## v14
// reciprocal_float
module reciprocal_float(
    input clk, rst,
    input start,
    input [31:0] x,
    output [31:0] out,
    output done, zero_flag
);
make LEC_CHECK=0 ABC_AREA=1 CAP_MARGIN=20 CORE_ASPECT_RATIO=0.5 CORE_MARGIN=6 CORE_UTILIZATION=50 CTS_CLUSTER_DIAMETER=254 CTS_CLUSTER_SIZE=100 SETUP_SLACK_MARGIN=2.17 SLEW_MARGIN=20 TNS_END_PERCENT=35 finish   # period 11.0 ns
run.sh (not shown) runs the stock make flow with config.mk's settings and CLKGATE_MAP_FILE=.
What v43 does differently from v14 at the input level:
Settings: clearing CTS_CLUSTER_SIZE, which used to be 100; swapping 20 for 25 in CAP_MARGIN; putting MIN_ROUTING_LAYER at met2 where nothing was set; clearing ABC_AREA, which used to be 1; swapping 20 for 25 in SLEW_MARGIN; swapping 50 for 40 in CORE_UTILIZATION; swapping 2.17 for -0.57 in SETUP_SLACK_MARGIN; putting GPL_ROUTABILITY_DRIVEN at 0 where nothing was set; clearing CTS_CLUSTER_DIAMETER, which used to be 254; putting CELL_PAD_IN_SITES_GLOBAL_PLACEMENT at 0 where nothing was set; clearing TNS_END_PERCENT, which used to be 35; putting MAX_ROUTING_LAYER at met4 where nothing was set; swapping 0.5 for 0.7 in CORE_ASPECT_RATIO; putting PLACE_DENSITY_LB_ADDON at 0.08 where nothing was set; swapping 6 for 2 in CORE_MARGIN.
[summary]
- Multi-input gate area in the final layout grows by a few percent when moving from v14 to v43.
- Re global-route met3 utilization: v43 and v14 aren't equal, and the higher value belongs to v43.
- v43: utilization 13 points below v14
- Between v43 and v14, it is v43 whose non-clock buffer count is higher, by 8.0%.
- v43 vs v14, beginning of the critical path: DP.Cordic_core.DP.Iter_Count.count[0] vs DP.Cordic_core.DP.Iter_Count.count[1]
- Post-synthesis cell count from yosys was lower in the run labelled v43.
The inputs of v44 differ from those of v43 as listed below.
Settings: SETUP_SLACK_MARGIN no longer set, was -0.57; MAX_ROUTING_LAYER no longer set, was met4; CTS_CLUSTER_SIZE now 100, previously not set; CELL_PAD_IN_SITES_GLOBAL_PLACEMENT no longer set, was 0; TNS_END_PERCENT now 35, previously not set; PLACE_DENSITY_LB_ADDON no longer set, was 0.08; CAP_MARGIN now 10, was 25; CTS_CLUSTER_DIAMETER now 25, previously not set; GPL_ROUTABILITY_DRIVEN no longer set, was 0; CORE_MARGIN now 6, was 2; CORE_ASPECT_RATIO now 0.5, was 0.7; ABC_AREA now 1, previously not set; MIN_ROUTING_LAYER no longer set, was met2; SLEW_MARGIN now 20, was 25.
Findings:
A largest combinational cell category by area of simple AND/OR/NAND/NOR gates is what v44 shows, while AND-OR/OR-AND gates belongs to v43.
Changes observed in v44 relative to v43: logic gate share of total power moved up; worst setup slack went up; first-pass GRT wire length higher.

---

reciprocal_float again, from the RTL that the note above started with.
Settings: LEC_CHECK=0, ABC_AREA=1, CAP_MARGIN=20, CORE_ASPECT_RATIO=1.31, CORE_MARGIN=2, CORE_UTILIZATION=72, CTS_CLUSTER_DIAMETER=400, CTS_CLUSTER_SIZE=98, SETUP_SLACK_MARGIN=0.53, SLEW_MARGIN=20; clock period 4.64 ns.
The first run produced a layout that fails on setup timing.
Then changed:
- ABC_AREA: 1 -> not set
- CORE_ASPECT_RATIO: 1.31 -> not set
- CORE_UTILIZATION: 72 -> 39
- CTS_CLUSTER_DIAMETER: 400 -> not set
- CTS_CLUSTER_SIZE: 98 -> not set
- SETUP_SLACK_MARGIN: 0.53 -> not set
- clock period: 4.64 -> 11.9 ns (I/O delays scaled with it)
After rerunning: This time the run produced a clean layout; synthesized area shrinks by about 2.7%; non-clock buffer count shrinks by 53; total power shrinks by about 70%; cell count shrinks by 18%; routed wire length shrinks by 38%; setup slack gains 5.9 ns; core utilization shrinks by 48 points; final area shrinks by 12%; combinational power shrinks by 83%; flip-flop count is unchanged.

--- another note on this design; it stands on its own ---

==> trial 78: inputs <==
## reciprocal_float
module reciprocal_float(
    input clk, rst,
    input start,
    input [31:0] x,
    output [31:0] out,
    output done, zero_flag
);
Settings: LEC_CHECK=0, CAP_MARGIN=20, CORE_ASPECT_RATIO=1.03, CORE_MARGIN=2, CORE_UTILIZATION=34, CTS_CLUSTER_SIZE=91, GPL_ROUTABILITY_DRIVEN=0, MAX_ROUTING_LAYER=met4, MIN_ROUTING_LAYER=met2, PLACE_DENSITY_LB_ADDON=0.02, SETUP_SLACK_MARGIN=0.55, SLEW_MARGIN=20, TNS_END_PERCENT=5; clock period 3.8 ns.
run.sh (not shown) runs the stock make flow with config.mk's settings and CLKGATE_MAP_FILE=.
==> build 42 (differences from trial 78) <==
CORE_ASPECT_RATIO = not set   (was 1.03)
CORE_UTILIZATION = 72   (was 34)
CTS_CLUSTER_DIAMETER = 84   (was not set)
CTS_CLUSTER_SIZE = not set   (was 91)
GPL_ROUTABILITY_DRIVEN = not set   (was 0)
MAX_ROUTING_LAYER = not set   (was met4)
MIN_ROUTING_LAYER = not set   (was met2)
PLACE_DENSITY_LB_ADDON = 0.28   (was 0.02)
SETUP_SLACK_MARGIN = not set   (was 0.55)
TNS_END_PERCENT = not set   (was 5)
==> flow/constraint.sdc (replaced) <==
create_clock -name core_clock -period 5.14 [get_ports {clk}]
set_input_delay 1.0280 -clock core_clock [delete_from_list [all_inputs] [get_ports {clk}]]
set_output_delay 1.0280 -clock core_clock [all_outputs]
set_load 0.01 [all_outputs]
==> results <==
- Area after synthesis is the same in build 42 and trial 78.
- In synthesized cell count, build 42 and trial 78 do not differ.
- Between build 42 and trial 78, the lower die size is in build 42 (gap about 50%, measured against trial 78).
- Trial 78 finished but fails on DRC, setup timing. Build 42 failed in global routing (5_1_grt).
==> figures <==
Post-detailed-placement cell area: build 42 10400 um^2; trial 78 12400 um^2
Clock root buffer master: build 42 clkbuf_16; trial 78 clkbuf_16
Number of post-CTS setup repair buffers: build 42 21; trial 78 30
Async set or reset register ratio after synthesis: build 42 1.00; trial 78 1.00
Number of cells in the yosys synthesis report: build 42 1067; trial 78 1067
Inserted Clock Buffers: build 42 9; trial 78 9
Largest area contributor in the netlist: build 42 dfrtp_1; trial 78 dfrtp_1
HPWL reported at the end of detailed placement: build 42 19200 um; trial 78 22300 um
Sequential area share after synthesis: build 42 0.273; trial 78 0.273
Level count of the clock H-tree: build 42 3; trial 78 3
Overall die width: build 42 117 um; trial 78 166 um
Overall chip area: build 42 13600 um^2; trial 78 28300 um^2
Synthesized netlist cell count: build 42 1067; trial 78 1067
Row count: build 42 41; trial 78 60
Placeable core region: build 42 12500 um^2; trial 78 26300 um^2
Cell count after placement: build 42 1321; trial 78 1719
Pre-CTS setup slack: build 42 -248 ps; trial 78 -1790 ps
Post-CTS Resized: build 42 47; trial 78 70
Die Span Y: build 42 117 um; trial 78 171 um
Floorplan utilization: build 42 0.732; trial 78 0.349
Status: build 42 aborted with a tool error; trial 78 complete, but fails checks
Stage where the flow stopped: build 42 global routing (5_1_grt); trial 78 -
Layout check failures: build 42 -; trial 78 DRC, setup timing
Library cells used by synthesis: build 42 78; trial 78 78
No activity file was given, so power comes from the tool's default toggle rates.
